== wip/zinc ==
==> flow/design.v (excerpt) <==
module hopselection(
clk_6M, rstz, p_033us,
regi_isMaster,
ps_pagerespTO,
fk_page,
scancase,
m_half_tslot_p,
connsnewslave, connsnewmaster,
txbit_period, rxbit_period,
fkset_p,   
psackfhs, pagetxfhs, pagetmp, pagerxackfhs ,
corre_threshold,
psrxfhs_succ_p,
psrxfhs,
pstxid,
m_tslot_p, ms_tslot_p,
ps_N_incr_p,
pageAB_2Npage_count, 
Atrain,
regi_interlace_offset, regi_page_k_nudge,
regi_AFH_mode,
regi_AFH_N, regi_AFH_channel_map,
ps, gips, is, giis, page, inquiry, mpr, spr, ir, conns,
prs_clock_frozen, prm_clock_frozen,
CLK, CLKE, CLKN, BD_ADDR,
counter_isFHS,
fk,
fk_chg_p, fk_chg_p_ff,
fk_pstxid
);
Size in the first run: about 2000 cells after synthesis, ~170 flip-flops, roughly 270 I/O pins, about 18000 µm² of cells after synthesis.
make LEC_CHECK=0 CAP_MARGIN=20 CORE_ASPECT_RATIO=0.5 CORE_MARGIN=7 CORE_UTILIZATION=45 CTS_CLUSTER_DIAMETER=328 CTS_CLUSTER_SIZE=100 PLACE_DENSITY_LB_ADDON=0.3 SLEW_MARGIN=20 TNS_END_PERCENT=20 finish   # period 25.0 ns
run.sh (not shown) runs the stock make flow with config.mk's settings and CLKGATE_MAP_FILE=.
#### Input delta (wip/willow over wip/zinc)
# wip/zinc
export LEC_CHECK = 0
export CAP_MARGIN = 20
export CORE_ASPECT_RATIO = 0.5
export CORE_MARGIN = 7
export CORE_UTILIZATION = 45
export CTS_CLUSTER_DIAMETER = 328
export CTS_CLUSTER_SIZE = 100
export PLACE_DENSITY_LB_ADDON = 0.3
export SLEW_MARGIN = 20
export TNS_END_PERCENT = 20
create_clock -name core_clock -period 25.0 [get_ports {clk_6M}]
# wip/willow
export LEC_CHECK = 0
export CAP_MARGIN = 35
export CORE_MARGIN = 4
export CORE_UTILIZATION = 40
export CTS_CLUSTER_SIZE = 83
export PLACE_DENSITY = 0.85
export SLEW_MARGIN = 20
export TNS_END_PERCENT = 55
create_clock -name core_clock -period 25.0 [get_ports {clk_6M}]
Findings:
- The clock-pin slew reported for the worst setup and hold paths after clock tree synthesis of wip/zinc and that of wip/willow are within noise of each other.
- In the final reports, the cell area of wip/willow is larger than that of wip/zinc.
- wip/zinc → wip/willow: number of cells on the critical path now sits higher; remaining global-route overflow now sits at about the same level.
- Power, wip/willow vs wip/zinc: up slightly
- On total die size, wip/zinc beats wip/willow.
- wip/willow ended with less count of clock-buffer cells in the layout than wip/zinc.
- wip/willow vs wip/zinc: utilization down in wip/willow
The following lists how wip/pepper was set up differently from wip/willow:
# wip/willow
export LEC_CHECK = 0
export CAP_MARGIN = 35
export CORE_MARGIN = 4
export CORE_UTILIZATION = 40
export CTS_CLUSTER_SIZE = 83
export PLACE_DENSITY = 0.85
export SLEW_MARGIN = 20
export TNS_END_PERCENT = 55
create_clock -name core_clock -period 25.0 [get_ports {clk_6M}]
# wip/pepper
export LEC_CHECK = 0
export ABC_AREA = 1
export CAP_MARGIN = 25
export CORE_MARGIN = 2
export CORE_UTILIZATION = 18
export GPL_ROUTABILITY_DRIVEN = 1
export HOLD_SLACK_MARGIN = 0.19
export PLACE_DENSITY = 0.6
export SLEW_MARGIN = 25
export TNS_END_PERCENT = 100
create_clock -name core_clock -period 25.0 [get_ports {clk_6M}]
==> results <==
- Between wip/pepper and wip/willow, count of clock-buffer cells in the layout is lower for wip/willow, wip/pepper comes in above that.
- In wip/pepper, total die area is higher than in wip/willow.
- Summary of wip/pepper over wip/willow: number of different library cells in the post-synthesis netlist went down, initial antenna violation count higher.
- Diff wip/willow -> wip/pepper: multi-input gate count rose 14%; cell count rose 1263.
For wip/tundra, these inputs were changed with respect to wip/pepper:
# wip/pepper
export LEC_CHECK = 0
export ABC_AREA = 1
export CAP_MARGIN = 25
export CORE_MARGIN = 2
export CORE_UTILIZATION = 18
export GPL_ROUTABILITY_DRIVEN = 1
export HOLD_SLACK_MARGIN = 0.19
export PLACE_DENSITY = 0.6
export SLEW_MARGIN = 25
export TNS_END_PERCENT = 100
create_clock -name core_clock -period 25.0 [get_ports {clk_6M}]
# wip/tundra
export LEC_CHECK = 0
export CAP_MARGIN = 20
export CORE_MARGIN = 7
export CORE_UTILIZATION = 45
export CTS_CLUSTER_DIAMETER = 328
export CTS_CLUSTER_SIZE = 100
export PLACE_DENSITY_LB_ADDON = 0.3
export SETUP_SLACK_MARGIN = -1.16
export SLEW_MARGIN = 20
export TNS_END_PERCENT = 20
create_clock -name core_clock -period 25.0 [get_ports {clk_6M}]
==> results <==
Compared wip/tundra against wip/pepper; power share of the clock group within noise.
On wip/tundra: transition time of the tightest slew-check pin is 32 ps higher than what wip/pepper gave.
Of wip/pepper and wip/tundra, the run reporting the higher multiplexer area fraction after synthesis was wip/tundra.
[compare] base=wip/pepper new=wip/tundra: post-route clock period utilization now sits higher; cell count after placement now sits lower.
Changes in wip/fjord relative to wip/tundra:
# wip/tundra
export LEC_CHECK = 0
export CAP_MARGIN = 20
export CORE_MARGIN = 7
export CORE_UTILIZATION = 45
export CTS_CLUSTER_DIAMETER = 328
export CTS_CLUSTER_SIZE = 100
export PLACE_DENSITY_LB_ADDON = 0.3
export SETUP_SLACK_MARGIN = -1.16
export SLEW_MARGIN = 20
export TNS_END_PERCENT = 20
create_clock -name core_clock -period 25.0 [get_ports {clk_6M}]
# wip/fjord
export LEC_CHECK = 0
export CAP_MARGIN = 20
export CORE_MARGIN = 2
export CORE_UTILIZATION = 45
export CTS_CLUSTER_DIAMETER = 328
export CTS_CLUSTER_SIZE = 100
export PLACE_DENSITY_LB_ADDON = 0.3
export SETUP_SLACK_MARGIN = -1.11
export SLEW_MARGIN = 20
create_clock -name core_clock -period 25.0 [get_ports {clk_6M}]
Notes after the runs:
When wip/fjord is measured against wip/tundra, its number of global-route vias before repair turns out about 3.3% lower.
Delta (wip/fjord minus wip/tundra): count of inverters other than clock inverters in the layout barely changed, total stage count of the critical path +6, clock buffer count moved up.
Summary — portion of the clock cycle consumed by the worst path in the final layout, wip/fjord relative to wip/tundra: lower, by 0.53 points.
In terms of proportion of power drawn by flip-flops and latches, wip/tundra and wip/fjord differ only marginally.
[compare] base=wip/tundra new=wip/fjord: met3 usage comparable; power now smaller; routed wire length now smaller.
Looking at wip/tundra and wip/fjord, the layout buffering overhead excluding clock cells is a wash.
Worst hold margin: wip/fjord vs wip/tundra up 7.3 ps

========
the reference run:
hopselection again, from the RTL that the note above started with.
make LEC_CHECK=0 CAP_MARGIN=35 CELL_PAD_IN_SITES_GLOBAL_PLACEMENT=3 CORE_ASPECT_RATIO=0.5 CORE_MARGIN=9 CORE_UTILIZATION=39 CTS_CLUSTER_DIAMETER=270 CTS_CLUSTER_SIZE=45 HOLD_SLACK_MARGIN=0.26 PLACE_DENSITY_LB_ADDON=0.3 SETUP_SLACK_MARGIN=-1.01 SLEW_MARGIN=20 TNS_END_PERCENT=15 finish   # period 25.0 ns
The reference run: no failed stages, no open violations at the end
> inputs changed (the reference run -> the trial run)
Settings: changing CAP_MARGIN from 35 to 20; changing SETUP_SLACK_MARGIN from -1.01 to -1.16; removing CELL_PAD_IN_SITES_GLOBAL_PLACEMENT (formerly 3); changing CTS_CLUSTER_SIZE from 45 to 100; removing TNS_END_PERCENT (formerly 15); removing HOLD_SLACK_MARGIN (formerly 0.26); changing CORE_UTILIZATION from 39 to 68; removing CORE_ASPECT_RATIO (formerly 0.5); changing CTS_CLUSTER_DIAMETER from 270 to 328; removing PLACE_DENSITY_LB_ADDON (formerly 0.3); changing CORE_MARGIN from 9 to 7.
### Flow results
The area of combinational cells with multiple inputs on the reference run is in line with that on the trial run. The trial run: worst slew margin relative to its limit is 17 points lower than what the reference run reported. AND-OR/OR-AND share of the synthesized area came out exactly the same in the trial run and the reference run. Between the trial run and the reference run, the difference in number of cells on the critical path is negligible. In the trial run, the area added between synthesis and finish came out 2.0 points below the value in the reference run. Non-clock buffer count ended up 3.2% lower on the trial run than on the reference run.

========
== trial 82 ==
Starting RTL as in the previous note.
export LEC_CHECK = 0
export CAP_MARGIN = 20
export CELL_PAD_IN_SITES_GLOBAL_PLACEMENT = 2
export CORE_MARGIN = 7
export CORE_UTILIZATION = 45
export CTS_CLUSTER_DIAMETER = 328
export CTS_CLUSTER_SIZE = 34
export PLACE_DENSITY = 0.35
export SETUP_SLACK_MARGIN = -1.83
export SLEW_MARGIN = 20
create_clock -name core_clock -period 25.0 [get_ports {clk_6M}]
#### Input delta (build 60 over trial 82)
Settings: changing CTS_CLUSTER_SIZE from 34 to 100; removing CELL_PAD_IN_SITES_GLOBAL_PLACEMENT (formerly 2); removing SETUP_SLACK_MARGIN (formerly -1.83).
## What came out
Trial 82 | status: complete | timing, DRC, antenna: pass
Build 60 did not stop at any stage, and its layout met the timing, DRC and antenna checks.
Taking trial 82 as the reference, in build 60 combinational cell fraction of total power has increased; global routing usage on met3 increased by 0.27 points relative to the old numbers.
Per the comparison of build 60 with trial 82, sequential share of layout area stayed essentially flat; worst setup slack saw an increase; final critical path time including I/O delays and setup lost 0.045 ns; length of routed met3 wiring climbed about 4.3%; arrival time of data at the critical path endpoint saw a decrease.
There was hardly any difference in combinational share of cell area between build 60 and trial 82.
Build 60 vs. trial 82: final non-filler cell area closely matched the old numbers; fraction of power consumed by the clock network went down 0.7 points; clock power shows a reduction of about 5%.

========
## run A
hopselection again, from the RTL that the note above started with.
==> flow/config.mk <==
export PLATFORM = sky130hd
export DESIGN_NAME = hopselection
export DESIGN_NICKNAME = hopselection
export VERILOG_FILES = /design/flow/design.v
export SDC_FILE = /design/flow/constraint.sdc
export NUM_CORES = 4
export LEC_CHECK = 0
export ABC_AREA = 1
export CAP_MARGIN = 10
export CORE_MARGIN = 2
export CORE_UTILIZATION = 72
export CTS_CLUSTER_DIAMETER = 396
export CTS_CLUSTER_SIZE = 52
export PLACE_DENSITY = 0.6
export SETUP_SLACK_MARGIN = 3.84
export SLEW_MARGIN = 20
==> flow/constraint.sdc <==
create_clock -name core_clock -period 13.2 [get_ports {clk_6M}]
set_input_delay 2.6400 -clock core_clock [delete_from_list [all_inputs] [get_ports {clk_6M}]]
set_output_delay 2.6400 -clock core_clock [all_outputs]
set_load 0.01 [all_outputs]
Run A | ERROR | 4_1_cts
The inputs of run B differ from those of run A as listed below.
# run A
export LEC_CHECK = 0
export ABC_AREA = 1
export CAP_MARGIN = 10
export CORE_MARGIN = 2
export CORE_UTILIZATION = 72
export CTS_CLUSTER_DIAMETER = 396
export CTS_CLUSTER_SIZE = 52
export PLACE_DENSITY = 0.6
export SETUP_SLACK_MARGIN = 3.84
export SLEW_MARGIN = 20
create_clock -name core_clock -period 13.2 [get_ports {clk_6M}]
# run B
export LEC_CHECK = 0
export CAP_MARGIN = 20
export CORE_MARGIN = 2
export CORE_UTILIZATION = 58
export SLEW_MARGIN = 20
create_clock -name core_clock -period 12.8 [get_ports {clk_6M}]
==> results <==
To summarise run B: no stage aborted, but the layout did not pass its checks, failing on negative setup slack. Run A: aborted in 4_1_cts (tool error). Die area: run B higher than run A. The portion of netlist area occupied by mux cells in run B was higher than what run A gave. Run B vs. run A: xor and xnor area share after synthesis went up by 3.1 points. Async set-or-reset flop fraction in the synthesized netlist of run B is on par with run A.
Setup changes, run B to run C
# run B
export LEC_CHECK = 0
export CAP_MARGIN = 20
export CORE_MARGIN = 2
export CORE_UTILIZATION = 58
export SLEW_MARGIN = 20
create_clock -name core_clock -period 12.8 [get_ports {clk_6M}]
# run C
export LEC_CHECK = 0
export CAP_MARGIN = 20
export CORE_MARGIN = 2
export CORE_UTILIZATION = 40
export PLACE_DENSITY = 0.6
export SLEW_MARGIN = 20
create_clock -name core_clock -period 25.0 [get_ports {clk_6M}]
Notes after the runs:
Run C went all the way through the flow, and no timing, DRC or antenna check failed. | run B | all stages done | FAIL | negative setup slack |. Of run B and run C, the lower first-pass GRT wire length belongs to run C. The switching part of the total power number comes out lower for run B vs run C. Critical path depth ends up higher on run B.
Power is estimated from default activity; no workload was simulated.
